== run 1 ==
## axis_matvec_mul
module axis_matvec_mul #(
    parameter R=8, C=8, W_X=4, W_K=3,
    localparam W_Y = W_X + W_K + $clog2(C)
)(
    input  logic clk, rstn,
    output logic s_axis_kx_tready,
    input  logic s_axis_kx_tvalid,
    input  logic [R*C*W_K + C*W_X -1:0] s_axis_kx_tdata,
    input  logic m_axis_y_tready,
    output logic m_axis_y_tvalid,
    output logic [R*W_Y-1:0] m_axis_y_tdata
);
For scale: ~1300 flip-flops, ~310 I/O pins, about 0.083 sq mm of cells after synthesis.
==> flow/config.mk <==
export PLATFORM = sky130hd
export DESIGN_NAME = axis_matvec_mul
export DESIGN_NICKNAME = axis_matvec_mul
export VERILOG_FILES = /design/flow/design.v
export SDC_FILE = /design/flow/constraint.sdc
export NUM_CORES = 4
export LEC_CHECK = 0
export CAP_MARGIN = 40
export CELL_PAD_IN_SITES_DETAIL_PLACEMENT = 0
export CORE_ASPECT_RATIO = 1.4
export CORE_MARGIN = 10
export CORE_UTILIZATION = 40
export CTS_CLUSTER_DIAMETER = 196
export GPL_ROUTABILITY_DRIVEN = 0
export HOLD_SLACK_MARGIN = 0.14
export MAX_ROUTING_LAYER = met4
export MIN_ROUTING_LAYER = met2
export SLEW_MARGIN = 20
export TNS_END_PERCENT = 55
==> flow/constraint.sdc <==
create_clock -name core_clock -period 8.0 [get_ports {clk}]
set_input_delay 1.6000 -clock core_clock [delete_from_list [all_inputs] [get_ports {clk}]]
set_output_delay 1.6000 -clock core_clock [all_outputs]
set_load 0.01 [all_outputs]
run.sh (not shown) runs the stock make flow with config.mk's settings and CLKGATE_MAP_FILE=.
Run 1 was carried through to the last stage, and its layout satisfied the timing, design-rule and antenna checks.
--- input diff run 1..run 2 ---
==> flow/config.mk <==
export PLATFORM = sky130hd
export DESIGN_NAME = axis_matvec_mul
export DESIGN_NICKNAME = axis_matvec_mul
export VERILOG_FILES = /design/flow/design.v
export SDC_FILE = /design/flow/constraint.sdc
export NUM_CORES = 4
export LEC_CHECK = 0
export CAP_MARGIN = 20
export CORE_MARGIN = 2
export CORE_UTILIZATION = 21
export SLEW_MARGIN = 20
==> flow/constraint.sdc <==
create_clock -name core_clock -period 3.67 [get_ports {clk}]
set_input_delay 0.7340 -clock core_clock [delete_from_list [all_inputs] [get_ports {clk}]]
set_output_delay 0.7340 -clock core_clock [all_outputs]
set_load 0.01 [all_outputs]
Notes after the runs:
- Final instance area of run 2 exceeds that of run 1 by a few percent.
- Relative to run 1, wire length of the first global-routing pass increased by about 5.3% in run 2.
- Run 2 finished every stage and its layout cleared the timing, design-rule and antenna checks.
- Run comparison: run 2 cell with the largest stage delay on the worst path sky130_fd_sc_hd__dfrtp_1; run 1 cell with the largest stage delay on the worst path sky130_fd_sc_hd__dfstp_2
- The run showing the greater core utilization is run 1.
Input-level comparison between run 3 and run 2:
diff --git a/flow/config.mk b/flow/config.mk
--- a/flow/config.mk
+++ b/flow/config.mk
@@ -6,6 +6,10 @@
 export NUM_CORES = 4
 export LEC_CHECK = 0
-export CAP_MARGIN = 20
+export CAP_MARGIN = 5
+export CORE_ASPECT_RATIO = 0.92
 export CORE_MARGIN = 2
-export CORE_UTILIZATION = 21
+export CORE_UTILIZATION = 72
+export CTS_CLUSTER_SIZE = 45
+export PLACE_DENSITY = 0.65
+export SETUP_SLACK_MARGIN = 0.44
 export SLEW_MARGIN = 20
==> flow/constraint.sdc <==
create_clock -name core_clock -period 2.38 [get_ports {clk}]
set_input_delay 0.4760 -clock core_clock [delete_from_list [all_inputs] [get_ports {clk}]]
set_output_delay 0.4760 -clock core_clock [all_outputs]
set_load 0.01 [all_outputs]
- Although it ran to completion, run 3 produced a layout that fails the final checks because of setup timing.
- Worst setup slack: run 2 and run 3 compared, lower one is run 3
- Re number of sequential storage elements: no difference whatsoever between run 3 and run 2.
- Per the comparison of run 3 with run 2, basic-gate share of the synthesized area counting and, or, nand and nor cells barely changed; worst setup timing slack at the placement stage saw a decrease.
- Compared with run 2, run 3 shows a final critical-path required period that is 0.038 ns lower.
- Comparing number of diodes added for antenna fixing for run 2 and run 3, the smaller number came from run 2.
